[flow/design.v]
module GENCLK1K( 
		CLK1K, EN1K,
		CLK50M, RSTN
		);
   input CLK50M, RSTN;
   output reg CLK1K;
   output     EN1K;
   reg [7:0] CNT, next_cnt;
   reg next_clk1k;
   assign EN1K = (CNT == 8'd249) & ~CLK1K;
   always @(posedge CLK50M or negedge RSTN) begin
      if (!RSTN) begin
	 CLK1K <= 1'h0;
	 CNT <= 8'h0;
      end
      else begin
	 CNT <= next_cnt;
	 CLK1K <= next_clk1k;
      end
   end
   always @(*) begin
	next_cnt = (CNT == 8'd249) ? 8'd0 : CNT + 8'd1;
	next_clk1k = (CNT == 8'd249) ? ~CLK1K : CLK1K;
   end
endmodule
module GENCLK10K( 
		 CLK10K, EN10K,
		 CLK50M, RSTN
		 );
   input CLK50M;
   input RSTN;
   output reg CLK10K;
   output     EN10K;
   reg [4:0] CNT, next_cnt;
   reg        next_clk10k;
   assign EN10K = (CNT == 5'd24) & ~CLK10K;
   always @(posedge CLK50M, negedge RSTN) begin
      if (!RSTN) begin
         CNT <= 5'd1;
         CLK10K <= 1'b0;
      end
      else begin
         CNT <= next_cnt;
         CLK10K <= next_clk10k;
      end
   end
   always @(*) begin
      next_cnt = (CNT == 5'd24) ? 5'd1 : CNT + 5'd1;
      next_clk10k = (CNT == 5'd24) ? ~CLK10K : CLK10K;
   end
endmodule
module DEBOUNCE #(parameter SET = 1'b1)( 
		KEY_OUT,
		CLK, EN1K, RSTN, KEY_IN
		);
   input CLK, EN1K, RSTN;  
   input KEY_IN;
   output reg KEY_OUT;
   localparam STABLE_CNT = 50;
   reg [5:0]  CNT, next_cnt;
   reg 	      PREV_KEY_IN, next_key_out, next_prev_key_in;
   always @(posedge CLK or negedge RSTN) begin
      if (!RSTN) begin
	 CNT <= 5'h0;
	 KEY_OUT <= SET;
	 PREV_KEY_IN <= SET;
      end
      else if (EN1K) begin
	 CNT <= next_cnt;
	 KEY_OUT <= next_key_out;
	 PREV_KEY_IN <= next_prev_key_in;
      end
   end
   always @(*) begin
      next_cnt = CNT;
      next_key_out = KEY_OUT;
      next_prev_key_in = PREV_KEY_IN;
      if (KEY_IN == PREV_KEY_IN) begin
	 if (CNT < STABLE_CNT) begin
	    next_cnt = CNT + 5'd1;
	 end
	 else begin
	    next_key_out = KEY_IN;
	 end
      end
      else begin
	 next_prev_key_in = KEY_IN;
      end
   end
endmodule
module BCDCNTR #(parameter MAXL = 4'h5, parameter MAXR = 4'h9, parameter SETL = 4'h0, parameter SETR = 4'h0)( 
													     BCD, CARRY,
													     CLK, EN1K, RSTN, EN, SW1, BCD_SET
													     );
   input CLK, EN1K, RSTN, EN, SW1;  
   input [7:0] BCD_SET;
   output reg [7:0] BCD;
   output reg 	    CARRY;
   reg [3:0] 	    next_left_bcd, next_right_bcd;
   reg 		    next_carry;
   always @(posedge CLK or negedge RSTN) begin
      if (!RSTN) begin
	 BCD <= {SETL, SETR};
	 CARRY <= 1'h0;
      end
      else if (EN1K) begin
	 if (SW1) begin
	    BCD <= BCD_SET;
	    CARRY <= next_carry;
	 end
	 else begin
	    BCD <= {next_left_bcd, next_right_bcd};
	    CARRY <= next_carry;
	 end
      end
   end
   always @(*) begin
      if (EN) begin
	 if (BCD[7:4] == MAXL) begin
	    if (BCD[3:0] == MAXR) begin
	       next_left_bcd = SETL;
	       next_right_bcd = SETR;
	       next_carry = 1'b1;
	    end
	    else begin
	       next_left_bcd = BCD[7:4];
	       next_right_bcd = BCD[3:0] + 4'h1;
		   next_carry = 1'b0;
	    end
	 end
	 else begin
	    if (BCD[3:0] == 4'h9) begin
	       next_right_bcd = 4'h0;
	       next_left_bcd = BCD[7:4] + 4'h1;
		   next_carry = 1'b0;
	    end
	    else begin
	       next_right_bcd = BCD[3:0] + 4'h1;
	       next_left_bcd = BCD[7:4];
		   next_carry = 1'b0;
	    end
	 end
      end
      else begin
	 next_right_bcd = BCD[3:0];
	 next_left_bcd = BCD[7:4];
	 next_carry = 1'b0;
      end
   end
endmodule
module SW_BCDCNTR #(parameter MAXL = 4'h5, parameter MAXR = 4'h9, parameter SETL = 4'h0, parameter SETR = 4'h0)( 
														BCD, CARRY,
														CLK, EN1K, RSTN, EN
														);
   input CLK, EN1K, RSTN, EN;  
   output reg [7:0] BCD;
   output reg 	    CARRY;
   reg [3:0] 	    next_left_bcd, next_right_bcd;
   reg 		    next_carry;
   always @(posedge CLK or negedge RSTN) begin
      if (!RSTN) begin
	 BCD <= {SETL, SETR};
	 CARRY <= 1'h0;
      end
      else if (EN1K) begin
	 BCD <= {next_left_bcd, next_right_bcd};
	 CARRY <= next_carry;
      end
   end
   always @(*) begin
      if (EN) begin
	 if (BCD[7:4] == MAXL) begin
	    if (BCD[3:0] == MAXR) begin
	       next_left_bcd = SETL;
	       next_right_bcd = SETR;
	       next_carry = 1'b1;
	    end
	    else begin
	       next_left_bcd = BCD[7:4];
	       next_right_bcd = BCD[3:0] + 4'h1;
		   next_carry = 1'b0;
	    end
	 end
	 else begin
	    if (BCD[3:0] == 4'h9) begin
	       next_right_bcd = 4'h0;
	       next_left_bcd = BCD[7:4] + 4'h1;
		   next_carry = 1'b0;
	    end
	    else begin
	       next_right_bcd = BCD[3:0] + 4'h1;
	       next_left_bcd = BCD[7:4];
		   next_carry = 1'b0;
	    end
	 end
      end
      else begin
	 next_right_bcd = BCD[3:0];
	 next_left_bcd = BCD[7:4];
	 next_carry = 1'b0;
      end
   end
endmodule
module DIGITCLOCK( 
		  SEC, MIN, HOUR, DAY,
		  CLK, EN1K, RSTN, SW1, SW2, SW3, SEC_SET, MIN_SET, HOUR_SET, DAY_SET,
		  SW_SEC, SW_MIN, SW_HOUR, SW_DAY
		  );
   input CLK, EN1K, RSTN, SW1, SW2, SW3;  
   input [7:0] SEC_SET, MIN_SET, HOUR_SET, DAY_SET;
   input [7:0] SW_SEC, SW_MIN, SW_HOUR, SW_DAY;
   output [7:0] SEC, MIN, HOUR, DAY;
   reg [9:0] 	CNT, next_cnt;
   reg 		EN, next_en;
   wire [7:0] 	NORMAL_SEC, NORMAL_MIN, NORMAL_HOUR, NORMAL_DAY;
   wire 	CARRY_SEC, CARRY_MIN, CARRY_HOUR, CARRY_DAY;
   assign DAY = (SW2 == 1'b1) ? SW_DAY : NORMAL_DAY;
   assign HOUR = (SW2 == 1'b1) ? SW_HOUR : NORMAL_HOUR;
   assign MIN = (SW2 == 1'b1) ? SW_MIN : NORMAL_MIN;
   assign SEC = (SW2 == 1'b1) ? SW_SEC : NORMAL_SEC;
   BCDCNTR #(.MAXL(4'h3), .MAXR(4'h1), .SETL(4'h0), .SETR(4'h1))
   UDAY ( 
	 .BCD				(NORMAL_DAY),
	 .CARRY				(CARRY_DAY),
	 .CLK				(CLK),
	 .EN1K				(EN1K),
	 .RSTN				(RSTN),
	 .EN				(CARRY_HOUR),
	 .SW1				(SW1),
	 .BCD_SET			(DAY_SET));
   BCDCNTR #(.MAXL(4'h2), .MAXR(4'h3), .SETL(4'h0), .SETR(4'h0))
   UHOUR ( 
	  .BCD				(NORMAL_HOUR),
	  .CARRY			(CARRY_HOUR),
	  .CLK			(CLK),
	 .EN1K			(EN1K),
	  .RSTN				(RSTN),
	  .EN				(CARRY_MIN),
	  .SW1				(SW1),
	  .BCD_SET			(HOUR_SET));
   BCDCNTR #(.MAXL(4'h5), .MAXR(4'h9), .SETL(4'h0), .SETR(4'h0))
   UMIN ( 
	 .BCD				(NORMAL_MIN),
	 .CARRY				(CARRY_MIN),
	 .CLK				(CLK),
	 .EN1K				(EN1K),
	 .RSTN				(RSTN),
	 .EN				(CARRY_SEC),
	 .SW1				(SW1),
	 .BCD_SET			(MIN_SET));
   BCDCNTR #(.MAXL(4'h5), .MAXR(4'h9), .SETL(4'h0), .SETR(4'h0))
   USEC ( 
	 .BCD				(NORMAL_SEC),
	 .CARRY				(CARRY_SEC),
	 .CLK				(CLK),
	 .EN1K				(EN1K),
	 .RSTN				(RSTN),
	 .EN				(EN),
	 .SW1				(SW1),
	 .BCD_SET			(SEC_SET));
   always @(posedge CLK or negedge RSTN) begin
      if (!RSTN) begin
	 CNT <= 10'h0;
	 EN <= 1'h0;
      end
      else if (EN1K) begin
	 CNT <= next_cnt;
	 EN <= next_en;
      end
   end
   always @(*) begin
      if (SW1) begin
         next_cnt = CNT;
         next_en  = 1'b0;
      end
      else begin
	 if (SW3) begin
            next_cnt = (CNT >= 10'd9) ? 10'd0 : CNT + 10'd1;
            next_en  = (CNT >= 10'd9) ? 1'd1 : 1'd0;
	 end
	 else begin
            next_cnt = (CNT >= 10'd998) ? 10'd0 : CNT + 10'd1;
            next_en  = (CNT >= 10'd998) ? 1'd1 : 1'd0;
	 end
      end
   end
endmodule
module STOPWATCH( 
		 SW_SEC, SW_MIN, SW_HOUR, SW_DAY,
		 CLK, EN1K, RSTN, SW3, KEY3
		 );
   input CLK, EN1K, RSTN, SW3, KEY3;  
   output [7:0] SW_SEC, SW_MIN, SW_HOUR, SW_DAY;
   reg [9:0] 	CNT, next_cnt;
   reg 		EN, next_en;
   reg 		STATE, next_state;
   reg [1:0] 	KEY3_SYNC, next_key3_sync;
   wire 	CARRY_SEC, CARRY_MIN, CARRY_HOUR, CARRY_DAY;
   localparam STOP = 1'b0;
   localparam START = 1'b1;
   SW_BCDCNTR #(.MAXL(4'h3), .MAXR(4'h1), .SETL(4'h0), .SETR(4'h0))
   SWDAY ( 
	  .BCD				(SW_DAY),
	  .CARRY			(CARRY_DAY),
	  .CLK			(CLK),
	 .EN1K			(EN1K),
	  .RSTN				(RSTN),
	  .EN				(CARRY_HOUR));
   SW_BCDCNTR #(.MAXL(4'h2), .MAXR(4'h3), .SETL(4'h0), .SETR(4'h0))
   SWHOUR ( 
	   .BCD				(SW_HOUR),
	   .CARRY			(CARRY_HOUR),
	   .CLK			(CLK),
	 .EN1K			(EN1K),
	   .RSTN			(RSTN),
	   .EN				(CARRY_MIN));
   SW_BCDCNTR #(.MAXL(4'h5), .MAXR(4'h9), .SETL(4'h0), .SETR(4'h0))
   SWMIN ( 
	  .BCD				(SW_MIN),
	  .CARRY			(CARRY_MIN),
	  .CLK			(CLK),
	 .EN1K			(EN1K),
	  .RSTN				(RSTN),
	  .EN				(CARRY_SEC));
   SW_BCDCNTR #(.MAXL(4'h5), .MAXR(4'h9), .SETL(4'h0), .SETR(4'h0))
   SWSEC ( 
	  .BCD				(SW_SEC),
	  .CARRY			(CARRY_SEC),
	  .CLK			(CLK),
	 .EN1K			(EN1K),
	  .RSTN				(RSTN),
	  .EN				(EN));
   always @(posedge CLK or negedge RSTN) begin
      if (!RSTN) begin
	 CNT <= 10'h0;
	 EN <= 1'h0;
	 STATE <= STOP;
	 KEY3_SYNC <= 2'b11;
      end
      else if (EN1K) begin
	 CNT <= next_cnt;
	 EN <= next_en;
	 STATE <= next_state;
	 KEY3_SYNC <= next_key3_sync;
      end
   end
   always @(*) begin
      next_cnt = CNT;
      next_en = EN;
      next_state = STATE;
      next_key3_sync = {KEY3_SYNC[0], KEY3};
      if (KEY3_SYNC == 2'b10) begin
	 next_state = (STATE == START) ? STOP : START;
      end
      else begin
	 case (STATE)
	   STOP : begin
	      next_cnt = CNT;
	      next_en = EN;
	      next_state = STATE;
	   end
	   START : begin
	      if (SW3) begin
		 next_cnt = (CNT >= 10'd9) ? 10'd0 : CNT + 10'd1;
		 next_en = (CNT >= 10'd9) ? 1'd1 : 1'd0;
		 next_state = STATE;
	      end
	      else begin
		 next_cnt = (CNT >= 10'd998) ? 10'd0 : CNT + 10'd1;
		 next_en = (CNT >= 10'd998) ? 1'd1 : 1'd0;
		 next_state = STATE;
	      end
	   end
	 endcase
      end
   end
endmodule
module MANSET( 
	      SEC_SET, MIN_SET, HOUR_SET, DAY_SET,
	      CLK, EN1K, RSTN, SW1, KEY1, KEY2, KEY3, PREV_SEC, PREV_MIN, PREV_HOUR,
	      PREV_DAY
	      );
   input CLK, EN1K, RSTN;  
   input SW1, KEY1, KEY2, KEY3;
   input [7:0] PREV_SEC, PREV_MIN, PREV_HOUR, PREV_DAY;
   output reg [7:0] SEC_SET, MIN_SET, HOUR_SET, DAY_SET;
   reg [1:0] 	    SEL, next_sel;
   reg [7:0] 	    next_sec_set, next_min_set, next_hour_set, next_day_set;
   reg [1:0] 	    KEY1_SYNC, KEY2_SYNC, KEY3_SYNC;
   reg [1:0]  next_key1_sync, next_key2_sync, next_key3_sync;
   localparam SEC_SEL = 2'b00;
   localparam MIN_SEL = 2'b01;
   localparam HOUR_SEL = 2'b10;
   localparam DAY_SEL = 2'b11;
   always @(posedge CLK or negedge RSTN) begin
      if (!RSTN) begin
	 DAY_SET <= 8'h1;
	 HOUR_SET <= 8'h0;
	 MIN_SET <= 8'h0;
	 SEC_SET <= 8'h0;
	 SEL <= 2'b00;
	 KEY1_SYNC <= 2'b11;
	 KEY2_SYNC <= 2'b11;
	 KEY3_SYNC <= 2'b11;
      end
      else if (EN1K) begin
	 DAY_SET <= next_day_set;
	 HOUR_SET <= next_hour_set;
	 MIN_SET <= next_min_set;
	 SEC_SET <= next_sec_set;
	 SEL <= next_sel;
	 KEY1_SYNC <= next_key1_sync;
	 KEY2_SYNC <= next_key2_sync;
	 KEY3_SYNC <= next_key3_sync;
      end
   end
   always @(*) begin
   next_key1_sync = {KEY1_SYNC[0], KEY1};
   next_key2_sync = {KEY2_SYNC[0], KEY2};
   next_key3_sync = {KEY3_SYNC[0], KEY3};
      if (SW1) begin
	  next_sel = SEL;
		next_sec_set = SEC_SET;
		next_min_set = MIN_SET;
		next_hour_set = HOUR_SET;
		next_day_set = DAY_SET;
	 if (KEY3_SYNC == 2'b10) begin
	    next_sel = (SEL == DAY_SEL) ? SEC_SEL : SEL + 2'b01;
	 end
	 else if (KEY2_SYNC == 2'b10) begin
	    case (SEL) 
	      SEC_SEL : begin
			if (SEC_SET[7:4] == 4'h5) begin
				if (SEC_SET[3:0] == 4'h9) begin
					next_sec_set[7:4] = 4'h0;
					next_sec_set[3:0] = 4'h0;
				end
				else begin
					next_sec_set[7:4] = SEC_SET[7:4];
					next_sec_set[3:0] = SEC_SET[3:0] + 4'h1;
				end
			end
			else begin
				if (SEC_SET[3:0] == 4'h9) begin
					next_sec_set[3:0] = 4'h0;
					next_sec_set[7:4] = SEC_SET[7:4] + 4'h1;
				end
				else begin
					next_sec_set[3:0] = SEC_SET[3:0] + 4'h1;
					next_sec_set[7:4] = SEC_SET[7:4];
				end
			end
		  end
	      MIN_SEL : begin
			if (MIN_SET[7:4] == 4'h5) begin
				if (MIN_SET[3:0] == 4'h9) begin
					next_min_set[7:4] = 4'h0;
					next_min_set[3:0] = 4'h0;
				end
				else begin
					next_min_set[7:4] = MIN_SET[7:4];
					next_min_set[3:0] = MIN_SET[3:0] + 4'h1;
				end
			end
			else begin
				if (MIN_SET[3:0] == 4'h9) begin
					next_min_set[3:0] = 4'h0;
					next_min_set[7:4] = MIN_SET[7:4] + 4'h1;
				end
				else begin
					next_min_set[3:0] = MIN_SET[3:0] + 4'h1;
					next_min_set[7:4] = MIN_SET[7:4];
				end
			end
		  end
	      HOUR_SEL : begin
			if (HOUR_SET[7:4] == 4'h2) begin
				if (HOUR_SET[3:0] == 4'h3) begin
					next_hour_set[7:4] = 4'h0;
					next_hour_set[3:0] = 4'h0;
				end
				else begin
					next_hour_set[7:4] = HOUR_SET[7:4];
					next_hour_set[3:0] = HOUR_SET[3:0] + 4'h1;
				end
			end
			else begin
				if (HOUR_SET[3:0] == 4'h9) begin
					next_hour_set[3:0] = 4'h0;
					next_hour_set[7:4] = HOUR_SET[7:4] + 4'h1;
				end
				else begin
					next_hour_set[3:0] = HOUR_SET[3:0] + 4'h1;
					next_hour_set[7:4] = HOUR_SET[7:4];
				end
			end
		  end
	      DAY_SEL : begin
			if (DAY_SET[7:4] == 4'h3) begin
				if (DAY_SET[3:0] == 4'h1) begin
					next_day_set[7:4] = 4'h0;
					next_day_set[3:0] = 4'h1;
				end
				else begin
					next_day_set[7:4] = DAY_SET[7:4];
					next_day_set[3:0] = DAY_SET[3:0] + 4'h1;
				end
			end
			else begin
				if (DAY_SET[3:0] == 4'h9) begin
					next_day_set[3:0] = 4'h0;
					next_day_set[7:4] = DAY_SET[7:4] + 4'h1;
				end
				else begin
					next_day_set[3:0] = DAY_SET[3:0] + 4'h1;
					next_day_set[7:4] = DAY_SET[7:4];
				end
			end
		  end
	    endcase
	 end
	 else if (KEY1_SYNC == 2'b10) begin
	    case (SEL) 
	      SEC_SEL : begin
			if (SEC_SET[7:4] == 4'h0) begin
				if (SEC_SET[3:0] == 4'h0) begin
					next_sec_set[7:4] = 4'h5;
					next_sec_set[3:0] = 4'h9;
				end
				else begin
					next_sec_set[7:4] = SEC_SET[7:4];
					next_sec_set[3:0] = SEC_SET[3:0] - 4'h1;
				end
			end
			else begin
				if (SEC_SET[3:0] == 4'h0) begin
					next_sec_set[3:0] = 4'h9;
					next_sec_set[7:4] = SEC_SET[7:4] - 4'h1;
				end
				else begin
					next_sec_set[3:0] = SEC_SET[3:0] - 4'h1;
					next_sec_set[7:4] = SEC_SET[7:4];
				end
			end
		  end
	      MIN_SEL : begin
			if (MIN_SET[7:4] == 4'h0) begin
				if (MIN_SET[3:0] == 4'h0) begin
					next_min_set[7:4] = 4'h5;
					next_min_set[3:0] = 4'h9;
				end
				else begin
					next_min_set[7:4] = MIN_SET[7:4];
					next_min_set[3:0] = MIN_SET[3:0] - 4'h1;
				end
			end
			else begin
				if (MIN_SET[3:0] == 4'h0) begin
					next_min_set[3:0] = 4'h9;
					next_min_set[7:4] = MIN_SET[7:4] - 4'h1;
				end
				else begin
					next_min_set[3:0] = MIN_SET[3:0] - 4'h1;
					next_min_set[7:4] = MIN_SET[7:4];
				end
			end
		  end
	      HOUR_SEL : begin
			if (HOUR_SET[7:4] == 4'h0) begin
				if (HOUR_SET[3:0] == 4'h0) begin
					next_hour_set[7:4] = 4'h2;
					next_hour_set[3:0] = 4'h3;
				end
				else begin
					next_hour_set[7:4] = HOUR_SET[7:4];
					next_hour_set[3:0] = HOUR_SET[3:0] - 4'h1;
				end
			end
			else begin
				if (HOUR_SET[3:0] == 4'h0) begin
					next_hour_set[3:0] = 4'h9;
					next_hour_set[7:4] = HOUR_SET[7:4] - 4'h1;
				end
				else begin
					next_hour_set[3:0] = HOUR_SET[3:0] - 4'h1;
					next_hour_set[7:4] = HOUR_SET[7:4];
				end
			end
		  end
	      DAY_SEL : begin
			if (DAY_SET[7:4] == 4'h0) begin
				if (DAY_SET[3:0] == 4'h1) begin
					next_day_set[7:4] = 4'h3;
					next_day_set[3:0] = 4'h1;
				end
				else begin
					next_day_set[7:4] = DAY_SET[7:4];
					next_day_set[3:0] = DAY_SET[3:0] - 4'h1;
				end
			end
			else begin
				if (DAY_SET[3:0] == 4'h0) begin
					next_day_set[3:0] = 4'h9;
					next_day_set[7:4] = DAY_SET[7:4] - 4'h1;
				end
				else begin
					next_day_set[3:0] = DAY_SET[3:0] - 4'h1;
					next_day_set[7:4] = DAY_SET[7:4];
				end
			end
		  end
	    endcase
	 end
      end
	  else begin
		next_sel = SEC_SEL;
		next_sec_set = PREV_SEC;
		next_min_set = PREV_MIN;
		next_hour_set = PREV_HOUR;
		next_day_set = PREV_DAY;
	  end
   end
endmodule
module DISPLAY7SEG( 
		   SEG,
		   OUT, PWM_ACT
		   );
   input [3:0] OUT;
   input       PWM_ACT;
   output reg [6:0] SEG;
   always @(*) begin
      case (OUT)
	4'h0 : SEG = (PWM_ACT) ? 7'b1000000 : 7'b1111111;
	4'h1 : SEG = (PWM_ACT) ? 7'b1111001 : 7'b1111111;
	4'h2 : SEG = (PWM_ACT) ? 7'b0100100 : 7'b1111111;
	4'h3 : SEG = (PWM_ACT) ? 7'b0110000 : 7'b1111111;
	4'h4 : SEG = (PWM_ACT) ? 7'b0011001 : 7'b1111111;
	4'h5 : SEG = (PWM_ACT) ? 7'b0010010 : 7'b1111111;
	4'h6 : SEG = (PWM_ACT) ? 7'b0000010 : 7'b1111111;
	4'h7 : SEG = (PWM_ACT) ? 7'b1111000 : 7'b1111111;
	4'h8 : SEG = (PWM_ACT) ? 7'b0000000 : 7'b1111111;
	4'h9 : SEG = (PWM_ACT) ? 7'b0010000 : 7'b1111111;
	default : SEG = 7'b1111111;
      endcase
   end
endmodule
module KNOCK_LED ( 
		  ALARM, LED,
		  CLK, EN1K, RSTN, SW3, KNOCK
		  );
   input CLK, EN1K, RSTN;  
   input SW3, KNOCK;
   output reg ALARM;
   output reg [17:0] LED;
   reg [9:0] 	     ONE_SEC_CNT, next_one_sec_cnt;
   reg [5:0] 	     SEC_CNT, next_sec_cnt;
   reg [4:0] 	     MIN_REMAIN, next_min_remain;
   reg 		     TIMER_EN, next_timer_en;
   reg 		     KNOCK_D, next_knock_d;
   reg 		     KNOCK_FALL, next_knock_fall;
   reg 		     ALARM_PULSE, next_alarm_pulse;
   reg 		     next_alarm;
   reg [17:0] 	     next_led;
   always @(posedge CLK or negedge RSTN) begin
      if (!RSTN) begin
	 ALARM <= 1'h0;
	 KNOCK_D <= 1'h1;
	 KNOCK_FALL <= 1'h0;
	 LED <= 18'h0;
	 MIN_REMAIN <= 5'h0;
	 ONE_SEC_CNT <= 10'h0;
	 SEC_CNT <= 6'h0;
	 TIMER_EN <= 1'h0;
	 ALARM_PULSE <= 1'b0;
      end
      else if (EN1K) begin
	 ALARM <= next_alarm;
	 LED <= next_led;
	 ONE_SEC_CNT <= next_one_sec_cnt;
	 SEC_CNT <= next_sec_cnt;
	 MIN_REMAIN <= next_min_remain;
	 TIMER_EN <= next_timer_en;
	 KNOCK_D <= next_knock_d;
	 KNOCK_FALL <= next_knock_fall;
	 ALARM_PULSE <= next_alarm_pulse;
      end
   end
   always @(*) begin
      next_knock_d = KNOCK;
      next_knock_fall = KNOCK_D & ~KNOCK;
      next_alarm = 1'b0;
	  next_led = (MIN_REMAIN == 5'd0) ? 18'd0 : (18'b1 << MIN_REMAIN) - 18'b1;
      next_one_sec_cnt = ONE_SEC_CNT;
      next_sec_cnt = SEC_CNT;
      next_min_remain = MIN_REMAIN;
      next_timer_en = TIMER_EN;
      next_alarm_pulse = 1'b0;
	  if (KNOCK_FALL) begin
		next_timer_en = 1'b1;
		next_min_remain = (MIN_REMAIN < 5'd19) ? MIN_REMAIN + 5'd1 : MIN_REMAIN;
	  end
	  else begin
		if (TIMER_EN) begin
			if (SW3) begin
				if (ONE_SEC_CNT >= 10'd9) begin
					if (MIN_REMAIN != 5'd0) begin
						if (SEC_CNT == 6'd00) begin
							next_sec_cnt = 6'd59;
							next_min_remain = MIN_REMAIN - 5'd1;
							next_one_sec_cnt = 10'd0;
						end
						else begin
							next_sec_cnt = SEC_CNT - 6'd1;
							next_one_sec_cnt = 10'd0;
						end
					end
					else begin
						if (SEC_CNT == 6'd00) begin
							next_timer_en = 1'b0;
							next_alarm_pulse = 1'b1;
							next_sec_cnt = 6'd0;
							next_one_sec_cnt = 10'd0;
						end
						else begin
							next_sec_cnt = SEC_CNT - 6'd1;
							next_one_sec_cnt = 10'd0;
						end
					end
				end
				else begin
					next_one_sec_cnt = ONE_SEC_CNT + 10'd1;
				end
			end
			else begin
				if (ONE_SEC_CNT >= 10'd999) begin
					if (MIN_REMAIN != 5'd0) begin
						if (SEC_CNT == 6'd00) begin
							next_sec_cnt = 6'd59;
							next_min_remain = MIN_REMAIN - 5'd1;
							next_one_sec_cnt = 10'd0;
						end
						else begin
							next_sec_cnt = SEC_CNT - 6'd1;
							next_one_sec_cnt = 10'd0;
						end
					end
					else begin
						if (SEC_CNT == 6'd00) begin
							next_timer_en = 1'b0;
							next_alarm_pulse = 1'b1;
							next_sec_cnt = 6'd0;
							next_one_sec_cnt = 10'd0;
						end
						else begin
							next_sec_cnt = SEC_CNT - 6'd1;
							next_one_sec_cnt = 10'd0;
						end
					end
				end
				else begin
					next_one_sec_cnt = ONE_SEC_CNT + 10'd1;
				end
			end
		end
		else begin
			next_alarm = (ALARM_PULSE == 1'b1) ? 1'b1 : 1'b0;
		end
	  end
   end
endmodule
module KNOCK_LED_ALARM( 
	     BUZ_OUT,
	     CLK, EN1K, RSTN, ALARM
	     );
   input CLK, EN1K, RSTN;  
   input ALARM;
   output reg BUZ_OUT;
   parameter IDLE = 1'b0;
   parameter BUZ = 1'b1;
   reg 	      STATE, next_state;
   reg 	      next_buz_out;
   reg 	      CLK500, next_clk500;
   reg [6:0]  BEEP_CNT1, next_beep_cnt1;
   reg [8:0]  BEEP_CNT2, next_beep_cnt2;
   reg [2:0]  ALARM_DONE, next_alarm_done;
   always @(posedge CLK or negedge RSTN) begin
      if (!RSTN) begin
	 ALARM_DONE <= 3'h0;
	 BEEP_CNT1 <= 7'h0;
	 BEEP_CNT2 <= 9'h0;
	 BUZ_OUT <= 1'h0;
	 CLK500 <= 1'h0;
	 STATE <= 1'h0;
      end
      else if (EN1K) begin
	 STATE <= next_state;
	 BUZ_OUT <= next_buz_out;
	 CLK500 <= next_clk500;
	 BEEP_CNT1 <= next_beep_cnt1;
	 BEEP_CNT2 <= next_beep_cnt2;
	 ALARM_DONE <= next_alarm_done;
      end
   end
   always @(*) begin
      next_clk500 = ~CLK500;
      case (STATE) 
	IDLE : begin
	   if (ALARM) begin
	      next_state = BUZ;
	      next_buz_out = 1'b0;
	      next_beep_cnt1 = 7'b0;
	      next_beep_cnt2 = 9'd0;
	      next_alarm_done = 3'd0;
	   end
	   else begin
	      next_state = IDLE;
	      next_buz_out = 1'b0;
	      next_beep_cnt1 = 7'b0;
	      next_beep_cnt2 = 8'b0;
	      next_alarm_done = 3'd0;
	   end
	end
	BUZ : begin
	   if (ALARM_DONE == 3'd4) begin
	      next_state = IDLE;
	      next_buz_out = 1'b0;
	      next_beep_cnt1 = 7'd0;
	      next_beep_cnt2 = 9'd0;
	      next_alarm_done = 3'd0;
	   end
	   else begin
	      if (BEEP_CNT2 >= 9'd4) begin
		 next_state = BUZ;
		 next_buz_out = 1'b0;
		 next_beep_cnt1 = 7'd0;
		 next_beep_cnt2 = (BEEP_CNT2 == 9'd511) ? 9'd0 : BEEP_CNT2 + 9'd1;
		 next_alarm_done = (BEEP_CNT2 == 9'd511) ? ALARM_DONE + 3'd1 : ALARM_DONE;
	      end
	      else begin
		 if (BEEP_CNT1 >= 7'd64) begin
		    next_state = BUZ;
		    next_buz_out = CLK500;
		    next_beep_cnt1 = (BEEP_CNT1 == 7'd127) ? 7'd0 : BEEP_CNT1 + 7'd1;
		    next_beep_cnt2 = (BEEP_CNT1 == 7'd127) ? BEEP_CNT2 + 9'd1 : BEEP_CNT2;
		    next_alarm_done = ALARM_DONE;
		 end
		 else begin
		    next_state = BUZ;
		    next_buz_out = 1'b0;
		    next_beep_cnt1 = BEEP_CNT1 + 7'd1;
		    next_beep_cnt2 = BEEP_CNT2;
		    next_alarm_done = ALARM_DONE;
		 end
	      end
	   end
	end
	default : begin
	   next_state = IDLE;
	   next_buz_out = 1'b0;
	   next_beep_cnt1 = 7'd0;
	   next_beep_cnt2 = 3'd0;
	   next_alarm_done = 1'b0;
	end
      endcase
   end
endmodule
module FIRE_DETECT( 
		   FIRE_ALARM,
		   CLK, EN1K, RSTN, SENSOR
		   );
   input CLK, EN1K, RSTN;  
   input SENSOR;
   output reg FIRE_ALARM;
   reg 	  next_fire_alarm;
   always @(posedge CLK or negedge RSTN) begin
      if (!RSTN) begin
	 FIRE_ALARM <= 1'h0;
      end
      else if (EN1K) begin
	 FIRE_ALARM <= next_fire_alarm;
      end
   end
   always @(*) begin
      next_fire_alarm = (SENSOR) ? 1'b1 : 1'b0;
   end
endmodule
module FIRE_ALARM( 
		       BUZ_OUT, FIRE_VALID,
		       CLK, EN1K, RSTN, FIRE_ALARM, KNOCK
		       );
   input CLK, EN1K, RSTN;  
   input FIRE_ALARM, KNOCK;
   output reg BUZ_OUT, FIRE_VALID;
   parameter IDLE = 1'b0;
   parameter BUZ = 1'b1;
   reg 	      STATE, next_state;
   reg 	      next_buz_out;
	reg         next_fire_valid;
   reg 	      CLK500, next_clk500;
   reg 	      KNOCK_D, next_knock_d;
   reg 	      KNOCK_FALL, next_knock_fall;
   reg [8:0]  BEEP_CNT, next_beep_cnt;
   always @(posedge CLK or negedge RSTN) begin
      if (!RSTN) begin
	 BEEP_CNT <= 8'h0;
	 BUZ_OUT <= 1'h0;
	 FIRE_VALID <= 1'h0;
	 CLK500 <= 1'h0;
	 KNOCK_D <= 1'h0;
	 KNOCK_FALL <= 1'h0;
	 STATE <= 1'h0;
      end
      else if (EN1K) begin
	 STATE <= next_state;
	 BUZ_OUT <= next_buz_out;
	 FIRE_VALID <= next_fire_valid;
	 CLK500 <= next_clk500;
	 BEEP_CNT <= next_beep_cnt;
	 KNOCK_D <= next_knock_d;
	 KNOCK_FALL <= next_knock_fall;
      end
   end
   always @(*) begin
      next_clk500 = ~CLK500;
      next_knock_d = KNOCK;
      next_knock_fall = KNOCK_D & ~KNOCK;
		next_fire_valid = FIRE_VALID;
      case (STATE) 
	IDLE : begin
	   if (FIRE_ALARM) begin
	      next_state = BUZ;
	      next_buz_out = 1'b0;
	      next_beep_cnt = 8'b0;
			next_fire_valid = 1'b1;
	   end
	   else begin
	      next_state = IDLE;
	      next_buz_out = 1'b0;
	      next_beep_cnt = 8'b0;
			next_fire_valid = 1'b0;
	   end
	end
	BUZ : begin
	   if (KNOCK_FALL) begin
	      next_state = IDLE;
	      next_buz_out = 1'b0;
	      next_beep_cnt = 8'd0;
			next_fire_valid = 1'b0;
	   end
	   else begin
	      if (BEEP_CNT >= 9'd256) begin
		 next_state = BUZ;
		 next_buz_out = CLK500;
		 next_beep_cnt = (BEEP_CNT == 8'd128) ? 8'd0 : BEEP_CNT + 8'd1;
	      end
	      else begin
		 next_state = BUZ;
		 next_buz_out = 1'b0;
		 next_beep_cnt = BEEP_CNT + 8'd1;
	      end
	   end
	end
	default : begin
	   next_state = IDLE;
	   next_buz_out = 1'b0;
	   next_beep_cnt = 8'd0;
	end
      endcase
   end
endmodule
module ROT_PWMGEN ( 
		   PWM_ACT,
		   CLK, EN10K, RSTN, SW5, ROT_A, ROT_B
		   );
   input CLK, EN10K, RSTN, SW5;
   input ROT_A, ROT_B;
   output reg PWM_ACT;
   reg [7:0]  brightness;
   reg [1:0]  prev_state;
   reg [7:0]  pwm_counter;
   wire [1:0] current_state = {ROT_A, ROT_B};
   always @(posedge CLK or negedge RSTN) begin
		if (!RSTN) begin
			brightness <= 8'd255;
		end
		else if (EN10K) begin
		if (SW5) begin
      case ({prev_state, current_state})
        4'b0001, 4'b0111, 4'b1110, 4'b1000: begin
           if (brightness <= 8'd247)
             brightness <= brightness + 8'd8;
           else
             brightness <= 8'd255;
        end
        4'b0010, 4'b0100, 4'b1101, 4'b1011: begin
           if (brightness >= 8'd8)
             brightness <= brightness - 8'd8;
           else
             brightness <= 8'd0;
        end
        default: brightness <= brightness;
      endcase
		end
		else begin
			brightness <= brightness;
		end
		end
   end
   always @(posedge CLK) begin
      if (EN10K) prev_state <= current_state;
   end
   always @(posedge CLK or negedge RSTN) begin
      if (!RSTN) begin
	 pwm_counter <= 8'b0;
      end
      else if (EN10K) begin
	 pwm_counter <= (pwm_counter == 8'd255) ? 8'd0 : pwm_counter + 8'd1;
      end
   end
   always @(posedge CLK or negedge RSTN) begin
      if (!RSTN) begin
	 PWM_ACT <= 1'b1;
      end
      else if (EN10K) begin
	 if (pwm_counter < brightness) PWM_ACT <= 1'b1;
	 else PWM_ACT <= 1'b0;
      end
   end
endmodule
module CLOCK_TOP( 
	   SEG0, SEG1, SEG2, SEG3, SEG4, SEG5, SEG6, SEG7, LED, BUZ_OUT,
	   CLK50M, KEY1, KEY2, KEY3, SW0, SW1, SW2, SW3, SW4, SW5, KNOCK,
	   SENSOR, ROT_A, ROT_B
	   );
   input CLK50M, KEY1, KEY2, KEY3, SW0, SW1, SW2, SW3, SW4, SW5, KNOCK, SENSOR, ROT_A, ROT_B;
   output [6:0] SEG0, SEG1, SEG2, SEG3, SEG4, SEG5, SEG6, SEG7;
   output [17:0] LED;
   output 	 BUZ_OUT;
   wire 	 CLK1K, CLK10K, EN1K, EN10K, CLEAN_KEY1, CLEAN_KEY2, CLEAN_KEY3, CLEAN_SW1, CLEAN_SW2, CLEAN_SW3, CLEAN_SW4, CLEAN_SW5, ALARM, FIRE_ALARM, FIRE_VALID, PWM_ACT, FIRE_BUZ, KNOCK_LED_BUZ;
   wire [7:0] 	 SEC, MIN, HOUR, DAY;
   wire [7:0] 	 SEC_SET, MIN_SET, HOUR_SET, DAY_SET;
   wire [7:0] 	 SW_SEC, SW_MIN, SW_HOUR, SW_DAY;
   assign BUZ_OUT = (FIRE_VALID) ? FIRE_BUZ : KNOCK_LED_BUZ;
   GENCLK1K
     UGENCLK1K
       ( 
	.RSTN				(SW0),
	.CLK1K				(CLK1K),
	.EN1K				(EN1K),
	.CLK50M				(CLK50M));
   GENCLK10K
     UGENCLK10K
       ( 
	.RSTN					(SW0),
	.CLK10K				(CLK10K),
	.EN10K				(EN10K),
	.CLK50M				(CLK50M));
   DEBOUNCE #(.SET(1'b1))
   UDEBOUNCE_KEY1
     ( 
      .KEY_OUT				(CLEAN_KEY1),
      .KEY_IN				(KEY1),
      .RSTN				(SW0),
      .CLK				(CLK50M),
      .EN1K				(EN1K));
   DEBOUNCE #(.SET(1'b1))
   UDEBOUNCE_KEY2
     ( 
      .KEY_OUT				(CLEAN_KEY2),
      .KEY_IN				(KEY2),
      .RSTN				(SW0),
      .CLK				(CLK50M),
      .EN1K				(EN1K));
   DEBOUNCE #(.SET(1'b1))
   UDEBOUNCE_KEY3
     ( 
      .KEY_OUT				(CLEAN_KEY3),
      .KEY_IN				(KEY3),
      .RSTN				(SW0),
      .CLK				(CLK50M),
      .EN1K				(EN1K));
   DEBOUNCE #(.SET(1'b0))
   UDEBOUNCE_SW1
     ( 
      .KEY_OUT				(CLEAN_SW1),
      .KEY_IN				(SW1),
      .RSTN				(SW0),
      .CLK				(CLK50M),
      .EN1K				(EN1K));
   DEBOUNCE #(.SET(1'b0))
   UDEBOUNCE_SW2
     ( 
      .KEY_OUT				(CLEAN_SW2),
      .KEY_IN				(SW2),
      .RSTN				(SW0),
      .CLK				(CLK50M),
      .EN1K				(EN1K));
   DEBOUNCE #(.SET(1'b0))
   UDEBOUNCE_SW3
     ( 
      .KEY_OUT				(CLEAN_SW3),
      .KEY_IN				(SW3),
      .RSTN				(SW0),
      .CLK				(CLK50M),
      .EN1K				(EN1K));
   DEBOUNCE #(.SET(1'b0))
   UDEBOUNCE_SW4
     ( 
      .KEY_OUT				(CLEAN_SW4),
      .KEY_IN				(SW4),
      .RSTN				(SW0),
      .CLK				(CLK50M),
      .EN1K				(EN1K));
   DEBOUNCE #(.SET(1'b0))
   UDEBOUNCE_SW5
     ( 
      .KEY_OUT				(CLEAN_SW5),
      .KEY_IN				(SW5),
      .RSTN				(SW0),
      .CLK				(CLK50M),
      .EN1K				(EN1K));
   DIGITCLOCK
     UDIGITCLOCK
       ( 
	.SEC					(SEC[7:0]),
	.MIN					(MIN[7:0]),
	.HOUR					(HOUR[7:0]),
	.DAY					(DAY[7:0]),
	.SEC_SET				(SEC_SET[7:0]),
	.MIN_SET				(MIN_SET[7:0]),
	.HOUR_SET				(HOUR_SET[7:0]),
	.DAY_SET				(DAY_SET[7:0]),
	.SW_SEC				(SW_SEC[7:0]),
	.SW_MIN				(SW_MIN[7:0]),
	.SW_HOUR				(SW_HOUR[7:0]),
	.SW_DAY				(SW_DAY[7:0]),
	.RSTN				(SW0),
	.CLK				(CLK50M),
	.EN1K				(EN1K),
	.SW1				(CLEAN_SW1),
	.SW2				(CLEAN_SW2),
	.SW3				(CLEAN_SW3));
   DISPLAY7SEG
     URSEC7SEG
       ( 
	.SEG				(SEG0[6:0]),
	.OUT				(SEC[3:0]),
	.PWM_ACT			(PWM_ACT));
   DISPLAY7SEG
     ULSEC7SEG
       ( 
	.SEG				(SEG1[6:0]),
	.OUT				(SEC[7:4]),
	.PWM_ACT			(PWM_ACT));
   DISPLAY7SEG
     URMIN7SEG
       ( 
	.SEG				(SEG2[6:0]),
	.OUT				(MIN[3:0]),
	.PWM_ACT			(PWM_ACT));
   DISPLAY7SEG
     ULMIN7SEG
       ( 
	.SEG				(SEG3[6:0]),
	.OUT				(MIN[7:4]),
	.PWM_ACT			(PWM_ACT));
   DISPLAY7SEG
     URHOUR7SEG
       ( 
	.SEG				(SEG4[6:0]),
	.OUT				(HOUR[3:0]),
	.PWM_ACT			(PWM_ACT));
   DISPLAY7SEG
     ULHOUR7SEG
       ( 
	.SEG				(SEG5[6:0]),
	.OUT				(HOUR[7:4]),
	.PWM_ACT			(PWM_ACT));
   DISPLAY7SEG
     URDAY7SEG
       ( 
	.SEG				(SEG6[6:0]),
	.OUT				(DAY[3:0]),
	.PWM_ACT			(PWM_ACT));
   DISPLAY7SEG
     ULDAY7SEG
       ( 
	.SEG				(SEG7[6:0]),
	.OUT				(DAY[7:4]),
	.PWM_ACT			(PWM_ACT));
   MANSET
     UMANSET
       ( 
	.SEC_SET				(SEC_SET[7:0]),
	.MIN_SET				(MIN_SET[7:0]),
	.HOUR_SET				(HOUR_SET[7:0]),
	.DAY_SET				(DAY_SET[7:0]),
	.KEY1					(CLEAN_KEY1),
	.KEY2					(CLEAN_KEY2),
	.KEY3					(CLEAN_KEY3),
	.PREV_SEC				(SEC[7:0]),
	.PREV_MIN				(MIN[7:0]),
	.PREV_HOUR				(HOUR[7:0]),
	.PREV_DAY				(DAY[7:0]),
	.RSTN				(SW0),
	.CLK				(CLK50M),
	.EN1K				(EN1K),
	.SW1				(CLEAN_SW1));
   STOPWATCH
     USTOPWATCH
       ( 
	.SW_SEC				(SW_SEC[7:0]),
	.SW_MIN				(SW_MIN[7:0]),
	.SW_HOUR				(SW_HOUR[7:0]),
	.SW_DAY				(SW_DAY[7:0]),
	.KEY3					(CLEAN_KEY3),
	.RSTN (CLEAN_SW2),
	.CLK				(CLK50M),
	.EN1K				(EN1K),
	.SW3				(CLEAN_SW3));
   KNOCK_LED_ALARM
     UALARM
       ( 
	.BUZ_OUT			(KNOCK_LED_BUZ),
	.CLK				(CLK50M),
	.EN1K				(EN1K),
	.RSTN					(SW0),
	.ALARM				(ALARM));
   KNOCK_LED
     UKNOCK
       ( 
	.LED					(LED[17:0]),
	.ALARM				(ALARM),
	.CLK				(CLK50M),
	.EN1K				(EN1K),
	.RSTN					(CLEAN_SW4),
	.SW3				(CLEAN_SW3),
	.KNOCK				(KNOCK));
   FIRE_DETECT
     UFIRE_DETECT
       ( 
	.FIRE_ALARM				(FIRE_ALARM),
	.CLK					(CLK50M),
	.EN1K					(EN1K),
	.RSTN					(SW0),
	.SENSOR				(SENSOR));
   FIRE_ALARM
     UFIRE_ALARM
       ( 
	.BUZ_OUT				(FIRE_BUZ),
	.FIRE_VALID       (FIRE_VALID),
	.CLK					(CLK50M),
	.EN1K					(EN1K),
	.RSTN					(SW0),
	.FIRE_ALARM				(FIRE_ALARM),
	.KNOCK					(KNOCK));
   ROT_PWMGEN
     UROT_PWMGEN
       ( 
	.RSTN					(SW0),
	.PWM_ACT			(PWM_ACT),
	.CLK				(CLK50M),
	.EN10K				(EN10K),
	.SW5				(CLEAN_SW5),
	.ROT_A				(ROT_A),
	.ROT_B				(ROT_B));
endmodule
[flow/run.sh]
#!/bin/bash
# the make line also repeats each setting of config.mk as NAME=value (left out here)
make -C /OpenROAD-flow-scripts/flow DESIGN_CONFIG=/design/flow/config.mk WORK_HOME=/design/flow/orfs CLKGATE_MAP_FILE= finish
[flow/config.mk]
export PLATFORM = sky130hd
export DESIGN_NAME = CLOCK_TOP
export DESIGN_NICKNAME = CLOCK_TOP
export VERILOG_FILES = /design/flow/design.v
export SDC_FILE = /design/flow/constraint.sdc
export NUM_CORES = 4
export LEC_CHECK = 0
export ABC_AREA = 1
export CAP_MARGIN = 20
export CORE_MARGIN = 2
export CORE_UTILIZATION = 68
export SETUP_SLACK_MARGIN = 0.71
export SLEW_MARGIN = 20
[flow/constraint.sdc]
create_clock -name core_clock -period 4.62 [get_ports {CLK50M}]
set_input_delay 0.9240 -clock core_clock [delete_from_list [all_inputs] [get_ports {CLK50M}]]
set_output_delay 0.9240 -clock core_clock [all_outputs]
set_load 0.01 [all_outputs]
==> results of run 1 <==
## per-stage QoR
step,utilization [%],total power (µW)
finish,78.9,5630
global placement,73.7,2860
detailed placement,73.7,2870
global route,78.9,5770
CTS,77.9,5640
floorplan,-,2810
## area by class of cell
cell class,count,area [µm²]
Sequential cell,313,7880
Tap cell,390,488
Timing Repair Buffer,124,1250
Inverter,365,1370
Multi-Input combinational cell,2186,11400
Fill cell,2118,6290
Clock inverter,12,183
Clock buffer,48,975
## metal layers
metal	vias up	routed length, µm	share of wire (%)	track usage [%]
li1	9770	-	-	-
met3	166	3510	6.5	3.99
met1	9470	22200	41	42.6
met5	-	0	0	0
met4	0	1810	3.4	13.1
met2	844	26200	49	57.9
## timing repair
action | in CTS | in global routing
resized | 5 | 69
setup buffers | 6 | 8
cloned | 0 | 1
pin swaps | 0 | 4
endpoints found under the setup margin | 56 | 54
==> impl_metrics.json, run 1 <==
{
  "root_buffer": "clkbuf_16",
  "crit_chain": "buf_6, o21ai_1, nand2_1, inv_2, nand3_1, nand3b_1, inv_1, nand3_1, clkdlybuf4s50_1",
  "setup_tns_ns": 0,
  "warnings": 73,
  "power.group.top": "clock",
  "worstSetupPathType": "reg -> out",
  "timing.critical_path.buf_inv": 4,
  "logic_family": "simple AND/OR/NAND/NOR gates",
  "setup_ws_ns": 0.753,
  "ys_sh_simple_pct": 32.0,
  "fin_crit_ns": 3.87,
  "p_int_uw": 4420,
  "edf_count": 2,
  "r2r_start": "UGENCLK1K.CNT[1]",
  "yosys.area_share.adder_pct": 5.10,
  "ys_ff": 313,
  "r2r_slack_ns": 1.84,
  "clock.latency.late_pin_ns": 0.53,
  "postSynthSeqShare_pct": 37.9,
  "gp_congestion": 0.933,
  "vias": 20300,
  "seqPwrFrac_pct": 48.8,
  "powerSeq_uw": 2750,
  "fmax_ghz": 0.259,
  "place_ws_ns": 0.781,
  "mux_area_share_pct": 0,
  "fp_util_pct": 69.5,
  "yosysUniqueCellTypes": 58,
  "cap_violations": 0,
  "slew_viol_final": 0,
  "finalCritPeriodShare_pct": 83.7,
  "final_area_um2": 23600,
  "ys_sh_xor_pct": 4.94,
  "switching_power_uw": 1210,
  "crit_family": "buffers and inverters",
  "hpwlAfterDp_um": 36300,
  "clockBufferDepth": 3,
  "num_io_pins": 89,
  "first_pass_iters": 6,
  "area_growth_pct": 13.6,
  "placed_cells": 3363,
  "cpMaxStageDelayCell": "dfrtp_4",
  "top_cell_area_share_pct": 34.5,
  "chip_area_um2": 31900,
  "drt_iter0_drc": 1717,
  "finalHoldViolCount": 0,
  "whs_ns": 0.340,
  "path_max_fanout": 12,
  "critical_path.startpoint_type": "register",
  "cts.hold.buffers_added": 0,
  "critPathMaxStageDelay_ns": 0.56,
  "synthCells": 2924,
  "fin_nets": 3123,
  "arrival_ns": 2.94,
  "ys_sh_aoi_pct": 12.0,
  "max-vdd-ir-drop_mv": 0.240,
  "powerDensity_nw_per_um2": 239,
  "fp-row-count": 63,
  "finalNonFillerCells": 3438,
  "p_clk_uw": 2810,
  "drc_errors": 0,
  "grt_start_max_net_pins": 125,
  "cts.sinks": 313,
  "floorplan.nets": 3022,
  "overflow": 0,
  "slew_headroom_pct": 35.1,
  "endpoint": "SEG6[5]",
  "flop_cell": "dfrtp_1",
  "die_h_um": 179,
  "ant_nets": 0,
  "avgViaCountPerCell": 5.89,
  "crit_top_cell": "nand3_1",
  "r2r_end": "UKNOCK.LED[9]",
  "p_comb_uw": 69.5,
  "yosys_warnings": 19,
  "track_usage_pct": 33.3,
  "endpoint_kind": "primary output",
  "cts_inserted_buffers": 35,
  "yosys_area_um2": 20800,
  "async_flop_share_pct": 99.4,
  "path_clk_slew_ns": 0.06,
  "crit_cells": 9,
  "status": "finished clean",
  "netlist_area_um2": 20800,
  "dieWidth_um": 179,
  "synth.avg_cell_area_um2": 7.10,
  "required_ns": 3.70,
  "antenna_found_initial": 0,
  "common_cells": "nand2_1, inv_1, nor2_1, dfrtp_1, nand3_1",
  "leakagePower_uw": 0.0119,
  "h-tree-depth": 2,
  "grt_pass1_vias": 19200,
  "drt-total-wl_um": 53600,
  "clockPowerShare_pct": 50.0,
  "io_buffers": 88,
  "synth_area_leader_cell": "dfrtp_1",
  "worst_pin_slew_ns": 0.973,
  "avgRoutedWirePerCell_um": 15.6,
  "grt_pass1_wl_um": 88000,
  "ys_cells": 2924,
  "swShare_pct": 21.4,
  "cts_tree": "built",
  "min_path_type": "reg -> async",
  "core_region_area_um2": 29900,
  "r2r_cells": 12,
  "place_area_um2": 22000,
  "finalClockSkew_ns": 0.0244,
  "top_cell": "nand2_1",
  "crit_path_start": "UDEBOUNCE_SW2.KEY_OUT",
  "combPwrFrac_pct": 1.2,
  "area_leaders": "dfrtp_1, nand2_1, inv_1, nand3_1, o21ai_0",
  "setup_viol": 0,
  "rsz0062_at_grt": "no",
  "insertedDiodeCount": 0
}
==> run 2: changes to the inputs <==
- ABC_AREA: 1 -> 0
- CAP_MARGIN: 20 -> 30
- CORE_UTILIZATION: 68 -> 72
- CTS_CLUSTER_SIZE: not set -> 22
- MAX_ROUTING_LAYER: not set -> met4
- MIN_ROUTING_LAYER: not set -> met1
- PLACE_DENSITY_LB_ADDON: not set -> 0.01
- SETUP_SLACK_MARGIN: 0.71 -> 1.23
- TNS_END_PERCENT: not set -> 65
==> impl_metrics.json, run 2 <==
{
  "endpoint_kind": "primary output",
  "drt-total-wl_um": 51400,
  "postSynthSeqShare_pct": 41.1,
  "leakagePower_uw": 0.0101,
  "swShare_pct": 21.2,
  "logic_family": "AND-OR/OR-AND gates",
  "async_flop_share_pct": 99.4,
  "gp_congestion": 0.918,
  "timing.critical_path.buf_inv": 4,
  "ys_sh_aoi_pct": 20.0,
  "r2r_end": "UMANSET.SEC_SET[6]",
  "worstSetupPathType": "reg -> out",
  "floorplan.nets": 2284,
  "path_clk_slew_ns": 0.07,
  "status": "finished clean",
  "mux_area_share_pct": 5.26,
  "fin_nets": 2368,
  "num_io_pins": 89,
  "seqPwrFrac_pct": 47.2,
  "required_ns": 3.70,
  "chip_area_um2": 27900,
  "top_cell_area_share_pct": 37.3,
  "powerDensity_nw_per_um2": 261,
  "cts.hold.buffers_added": 0,
  "cts_inserted_buffers": 35,
  "avgViaCountPerCell": 6.67,
  "die_h_um": 167,
  "first_pass_iters": 17,
  "yosys_area_um2": 19200,
  "track_usage_pct": 36.9,
  "drt_iter0_drc": 1840,
  "fin_crit_ns": 3.64,
  "crit_family": "buffers and inverters",
  "flop_cell": "dfrtp_1",
  "warnings": 72,
  "rsz0062_at_grt": "yes",
  "clockPowerShare_pct": 51.5,
  "vias": 17500,
  "crit_cells": 10,
  "dieWidth_um": 167,
  "switching_power_uw": 1240,
  "critPathMaxStageDelay_ns": 0.52,
  "h-tree-depth": 2,
  "yosys_warnings": 19,
  "insertedDiodeCount": 0,
  "crit_chain": "buf_12, bufbuf_16, nand2_1, o21a_1, buf_4, o21ai_0, nand2_1, nand2_1, nand2_1, clkdlybuf4s50_1",
  "ys_sh_simple_pct": 19.8,
  "fp_util_pct": 73.4,
  "hpwlAfterDp_um": 31300,
  "final_util_pct": 85.2,
  "yosysUniqueCellTypes": 88,
  "top_cell": "nand2_1",
  "crit_path_start": "UDEBOUNCE_SW2.KEY_OUT",
  "synthCells": 2186,
  "root_buffer": "clkbuf_16",
  "max-vdd-ir-drop_mv": 0.337,
  "cpMaxStageDelayCell": "clkdlybuf4s50_1",
  "combPwrFrac_pct": 1.2,
  "cap_violations": 0,
  "drc_errors": 0,
  "ant_nets": 0,
  "finalHoldViolCount": 0,
  "slew_viol_final": 0,
  "powerSeq_uw": 2750,
  "grt_start_max_net_pins": 105,
  "place_area_um2": 20200,
  "avgRoutedWirePerCell_um": 19.5,
  "area_growth_pct": 16.2,
  "setup_tns_ns": 0,
  "r2r_slack_ns": 1.53,
  "clockBufferDepth": 3,
  "r2r_start": "UGENCLK1K.CNT[1]",
  "area_leaders": "dfrtp_1, o21ai_0, nand2_1, ha_1, dfstp_2",
  "min_path_type": "reg -> async",
  "yosys.area_share.adder_pct": 5.52,
  "power.group.top": "clock",
  "grt_pass1_vias": 17300,
  "ys_cells": 2186,
  "cts.sinks": 313,
  "setup_viol": 0,
  "clock.latency.late_pin_ns": 0.53,
  "antenna_found_initial": 0,
  "slew_headroom_pct": 37.2,
  "r2r_cells": 8,
  "crit_top_cell": "nand2_1",
  "path_max_fanout": 11,
  "p_comb_uw": 70.9,
  "fp-row-count": 59,
  "setup_ws_ns": 0.983,
  "ys_sh_xor_pct": 4.48,
  "finalCritPeriodShare_pct": 78.7,
  "synth_area_leader_cell": "dfrtp_1",
  "overflow": 0,
  "netlist_area_um2": 19200,
  "p_int_uw": 4590,
  "place_ws_ns": 0.972,
  "ys_ff": 313,
  "arrival_ns": 2.71,
  "synth.avg_cell_area_um2": 8.77,
  "io_buffers": 88,
  "p_clk_uw": 3000,
  "final_area_um2": 22300,
  "edf_count": 2,
  "cts_tree": "built",
  "fmax_ghz": 0.275,
  "grt_pass1_wl_um": 83700,
  "finalClockSkew_ns": 0.0159,
  "endpoint": "SEG4[0]",
  "core_region_area_um2": 26100,
  "worst_pin_slew_ns": 0.927,
  "critical_path.startpoint_type": "register",
  "common_cells": "nand2_1, dfrtp_1, o21ai_0, nor2_1, a21oi_1"
}
## run 2: layout make-up
class                           count  area [µm²]
Multi-Input combinational cell   1685       10900
Sequential cell                   313        7890
Fill cell                        1466        3850
Timing Repair Buffer              154        1490
Clock buffer                       46         967
Tap cell                          335         419
Inverter                           81         304
Clock inverter                     17         260
## run 2: per-layer routing
metal  vias to the layer above  wire [µm]  part of all wire [%]  GRT usage [%]
met3                       184       3350                   6.5           4.61
met4                         0       1910                   3.7           14.9
li1                       8012          -                     -              -
met1                      8486      20400                    40           45.5
met2                       858      25700                    50           62.4
met5                         -          0                     0              -
## run 2: what timing repair did
item	CTS	global route
pin swaps	2	2
buffers inserted	22	20
cloned	3	0
endpoints found under the setup margin	56	49
gates resized	136	46
## run 2: metrics by stage
step	hold slack [ns]	cells	total power, µW
after detailed placement	0.242	2523	2870
after floorplan	0.300	2186	2810
after CTS	0.418	2611	5830
after global placement	0.239	2523	2870
after global routing	0.381	2631	5950
final	0.326	2631	5830
==> run 3: changes to the inputs <==
- CAP_MARGIN: 30 -> 0
- CORE_ASPECT_RATIO: not set -> 0.71
- CTS_CLUSTER_SIZE: 22 -> 50
- PLACE_DENSITY_LB_ADDON: 0.01 -> 0.06
- SETUP_SLACK_MARGIN: 1.23 -> 1.31
==> impl_metrics.json, run 3 <==
{
  "fin_nets": 2401,
  "ant_nets": 0,
  "timing.critical_path.buf_inv": 6,
  "edf_count": 2,
  "endpoint": "SEG7[2]",
  "crit_cells": 9,
  "yosysUniqueCellTypes": 88,
  "finalHoldViolCount": 0,
  "flop_cell": "dfrtp_1",
  "crit_path_start": "UDEBOUNCE_SW2.KEY_OUT",
  "ys_sh_xor_pct": 4.48,
  "root_buffer": "clkbuf_16",
  "r2r_cells": 8,
  "area_growth_pct": 17.9,
  "worstSetupPathType": "reg -> out",
  "gp_congestion": 0.965,
  "common_cells": "nand2_1, dfrtp_1, o21ai_0, nor2_1, a21oi_1",
  "fin_crit_ns": 3.70,
  "finalClockSkew_ns": 0.0316,
  "slew_viol_final": 0,
  "r2r_end": "UALARM.BEEP_CNT1[0]",
  "yosys_warnings": 19,
  "h-tree-depth": 1,
  "fmax_ghz": 0.270,
  "min_path_type": "reg -> async",
  "p_comb_uw": 73.2,
  "ys_cells": 2186,
  "synth.avg_cell_area_um2": 8.77,
  "top_cell_area_share_pct": 37.3,
  "avgViaCountPerCell": 6.85,
  "overflow": 0,
  "floorplan.nets": 2284,
  "postSynthSeqShare_pct": 41.1,
  "endpoint_kind": "primary output",
  "ys_sh_simple_pct": 19.8,
  "critical_path.startpoint_type": "register",
  "netlist_area_um2": 19200,
  "r2r_slack_ns": 1.34,
  "finalCritPeriodShare_pct": 80.1,
  "core_region_area_um2": 26300,
  "r2r_start": "UGENCLK1K.CNT[1]",
  "arrival_ns": 2.78,
  "logic_family": "AND-OR/OR-AND gates",
  "hpwlAfterDp_um": 31800,
  "powerDensity_nw_per_um2": 248,
  "area_leaders": "dfrtp_1, o21ai_0, nand2_1, ha_1, dfstp_2",
  "async_flop_share_pct": 99.4,
  "die_h_um": 141,
  "clockBufferDepth": 3,
  "path_clk_slew_ns": 0.07,
  "mux_area_share_pct": 5.26,
  "rsz0062_at_grt": "yes",
  "grt_pass1_wl_um": 84800,
  "setup_viol": 0,
  "fp_util_pct": 73.0,
  "clockPowerShare_pct": 49.6,
  "cts.hold.buffers_added": 0,
  "slew_headroom_pct": 19.0,
  "finalNonFillerCells": 2666,
  "io_buffers": 88,
  "clock.latency.late_pin_ns": 0.59,
  "ys_sh_aoi_pct": 20.0,
  "swShare_pct": 21.9,
  "power.group.top": "clock",
  "required_ns": 3.70,
  "switching_power_uw": 1230,
  "drt-total-wl_um": 56300,
  "yosys_area_um2": 19200,
  "avgRoutedWirePerCell_um": 21.1,
  "status": "finished clean",
  "whs_ns": 0.340,
  "grt_pass1_vias": 17000,
  "antenna_found_initial": 1,
  "max-vdd-ir-drop_mv": 0.270,
  "top_cell": "nand2_1",
  "p_int_uw": 4380,
  "p_clk_uw": 2780,
  "crit_family": "buffers and inverters",
  "path_max_fanout": 7,
  "ys_ff": 313,
  "drt_iter0_drc": 2450,
  "crit_chain": "buf_12, buf_16, buf_6, mux2i_4, buf_4, buf_4, a21oi_1, o21ai_0, dlymetal6s2s_1",
  "cts_tree": "built",
  "first_pass_iters": 7,
  "powerSeq_uw": 2750,
  "leakagePower_uw": 0.0100,
  "setup_tns_ns": 0,
  "cpMaxStageDelayCell": "dfrtp_4",
  "dieWidth_um": 198,
  "yosys.area_share.adder_pct": 5.52,
  "combPwrFrac_pct": 1.3,
  "drc_errors": 0,
  "vias": 18300,
  "synthCells": 2186,
  "worst_pin_slew_ns": 1.22,
  "chip_area_um2": 28000,
  "grt_start_max_net_pins": 126,
  "seqPwrFrac_pct": 49.1,
  "fp-row-count": 50,
  "cts.sinks": 313,
  "placed_cells": 2526,
  "num_io_pins": 89,
  "cts_inserted_buffers": 31,
  "cap_violations": 0,
  "crit_top_cell": "buf_4",
  "synth_area_leader_cell": "dfrtp_1",
  "critPathMaxStageDelay_ns": 0.51,
  "track_usage_pct": 38.3,
  "warnings": 73
}
[run 3: cell type report]
cell class | instances | area (µm²)
antenna | 1 | 2.50
clock buffer | 45 | 888
clock inverter | 12 | 191
fill | 1403 | 3670
inverter | 81 | 304
multi-input combinational | 1686 | 11200
sequential | 313 | 7890
tap | 338 | 423
timing repair buffer | 190 | 1720
[run 3: timing repair]
item                       4_1_cts  5_1_grt
setup buffers                   46       31
cloned                           3        2
resized                        232      134
setup endpoints to repair       56       55
pin swaps                       15       26
[run 3: metrics by stage]
step	worst slack, ns	instance area (µm²)	utilization [%]	power [µW]
2_1_floorplan	1.34	19200	-	2810
3_3_place_gp	0.955	20200	77.1	2870
3_5_place_dp	0.870	20200	77.1	2870
4_1_cts	1.07	22100	84.1	5540
5_1_grt	0.839	22600	86.0	5720
6_report	0.920	22600	86.0	5600
[run 3: per-layer routing]
metal | wire [µm] | global-route usage (%) | up-vias
met5 | 0 | - | -
met4 | 2180 | 12.6 | 0
met3 | 5670 | 6.61 | 242
met2 | 26400 | 59.6 | 1175
met1 | 22100 | 51.5 | 8776
li1 | - | - | 8070
==> run 4: changes to the inputs <==
- ABC_AREA: 0 -> 1
- CAP_MARGIN: 0 -> 30
- CORE_ASPECT_RATIO: 0.71 -> not set
- CORE_UTILIZATION: 72 -> 61
- CTS_CLUSTER_SIZE: 50 -> 93
- PLACE_DENSITY_LB_ADDON: 0.06 -> not set
- SETUP_SLACK_MARGIN: 1.31 -> not set
- clock period: 4.62 -> 4.88 ns (I/O delays scaled with it)
==> impl_metrics.json, run 4 <==
{
  "ys_cells": 2924,
  "overflow": 0,
  "synth.avg_cell_area_um2": 7.10,
  "ys_sh_xor_pct": 4.94,
  "dieWidth_um": 188,
  "p_comb_uw": 65.9,
  "endpoint_kind": "primary output",
  "warnings": 72,
  "timing.critical_path.buf_inv": 5,
  "swShare_pct": 20.9,
  "hpwlAfterDp_um": 35800,
  "crit_family": "buffers and inverters",
  "critical_path.startpoint_type": "register",
  "crit_chain": "buf_4, buf_4, nand2_1, o21ai_2, inv_1, nor2_1, nand3_1, nand3b_1, inv_1, nand3_1, clkdlybuf4s50_1",
  "status": "finished clean",
  "root_buffer": "clkbuf_16",
  "seqPwrFrac_pct": 46.0,
  "drt_iter0_drc": 1535,
  "logic_family": "simple AND/OR/NAND/NOR gates",
  "grt_start_max_net_pins": 126,
  "mux_area_share_pct": 0,
  "edf_count": 2,
  "cts.hold.buffers_added": 0,
  "fin_crit_ns": 4.42,
  "worst_pin_slew_ns": 1.06,
  "ys_sh_aoi_pct": 12.0,
  "h-tree-depth": 2,
  "finalHoldViolCount": 0,
  "leakagePower_uw": 0.0118,
  "floorplan.nets": 3022,
  "drt-total-wl_um": 50500,
  "switching_power_uw": 1180,
  "fin_nets": 3109,
  "slew_headroom_pct": 29.6,
  "min_path_type": "reg -> async",
  "yosys.area_share.adder_pct": 5.10,
  "common_cells": "nand2_1, inv_1, nor2_1, dfrtp_1, nand3_1",
  "top_cell": "nand2_1",
  "yosys_warnings": 19,
  "async_flop_share_pct": 99.4,
  "rsz0062_at_grt": "no",
  "grt_use_met3_pct": 3.65,
  "r2r_cells": 11,
  "fp_util_pct": 61.9,
  "worstSetupPathType": "reg -> out",
  "crit_cells": 11,
  "core_region_area_um2": 33500,
  "num_io_pins": 89,
  "ys_ff": 313,
  "avgRoutedWirePerCell_um": 14.5,
  "insertedDiodeCount": 0,
  "cts_inserted_buffers": 36,
  "clockBufferDepth": 3,
  "flop_cell": "dfrtp_1",
  "finalCritPeriodShare_pct": 90.5,
  "use_met2_pct": 49.2,
  "cpMaxStageDelayCell": "dfrtp_4",
  "p_total_uw": 5640,
  "power.group.top": "clock",
  "antenna_found_initial": 0,
  "fp-row-count": 67,
  "r2r_end": "UKNOCK.ONE_SEC_CNT[5]",
  "fmax_ghz": 0.226,
  "die_h_um": 188,
  "path_max_fanout": 37,
  "ant_nets": 0,
  "drc_errors": 0,
  "cts_tree": "built",
  "setup_viol": 0,
  "slew_viol_final": 0,
  "cts.sinks": 313,
  "yosysUniqueCellTypes": 58,
  "grt_use_met1_pct": 37.7,
  "powerDensity_nw_per_um2": 241,
  "r2r_slack_ns": 1.66,
  "r2r_start": "UGENCLK1K.CNT[1]",
  "combPwrFrac_pct": 1.2,
  "netlist_area_um2": 20800,
  "avgViaCountPerCell": 5.61,
  "track_usage_pct": 29.6,
  "finalClockSkew_ns": 0.0130,
  "gp_congestion": 0.966,
  "arrival_ns": 3.44,
  "yosys_area_um2": 20800,
  "vias": 19500,
  "synthCells": 2924,
  "postSynthSeqShare_pct": 37.9,
  "endpoint": "SEG6[5]",
  "first_pass_iters": 8,
  "critPathMaxStageDelay_ns": 0.72,
  "chip_area_um2": 35500,
  "synth_area_leader_cell": "dfrtp_1",
  "io_buffers": 88,
  "cap_violations": 0,
  "p_int_uw": 4460,
  "grt_pass1_vias": 18800,
  "powerSeq_uw": 2600,
  "path_clk_slew_ns": 0.06,
  "area_growth_pct": 12.8,
  "p_clk_uw": 2980,
  "top_cell_area_share_pct": 34.5,
  "busiest_layer": "met2",
  "ys_sh_simple_pct": 32.0,
  "clockPowerShare_pct": 52.8,
  "area_leaders": "dfrtp_1, nand2_1, inv_1, nand3_1, o21ai_0",
  "fillerInstances": 2774,
  "crit_path_start": "UDEBOUNCE_SW2.KEY_OUT",
  "setup_tns_ns": 0,
  "grt_pass1_wl_um": 86800,
  "required_ns": 3.90,
  "max-vdd-ir-drop_mv": 0.430,
  "clock.latency.late_pin_ns": 0.53
}
-- run 4: metrics by stage --
stage	util, %	cell area, µm²	setup WS (ns)	hold WS [ns]	instances
3_5_place_dp	65.8	22100	0.737	0.192	3420
6_report	69.8	23400	0.465	0.176	3486
5_1_grt	69.8	23400	0.248	0.233	3486
4_1_cts	69.8	23400	0.170	0.195	3485
3_3_place_gp	65.8	22100	0.947	0.438	3419
2_1_floorplan	-	20800	1.13	0.434	2924
-- run 4: repair_timing --
action                                  4_1_cts  5_1_grt
hold endpoints to repair                      0        0
setup buffers                                 0        1
resized                                       0        0
endpoints found under the setup margin        0        4
-- run 4: cell type report --
class / count / area [µm²] / area share (%)
inverters: 365 / 1370 / 5.85
multi-input cells: 2186 / 11200 / 47.9
flip-flops and latches: 313 / 7880 / 33.7
repair buffers: 109 / 1070 / 4.56
clock inverters: 17 / 259 / 1.11
well taps: 448 / 561 / 2.39
clock buffers: 48 / 1060 / 4.52
-- run 4: metal layers --
layer | up-vias | share of wire (%)
met4 | 0 | 2.9
li1 | 9724 | -
met1 | 9112 | 44
met3 | 127 | 5.4
met5 | - | 0
met2 | 579 | 48
Power and IR drop assume default switching activity.
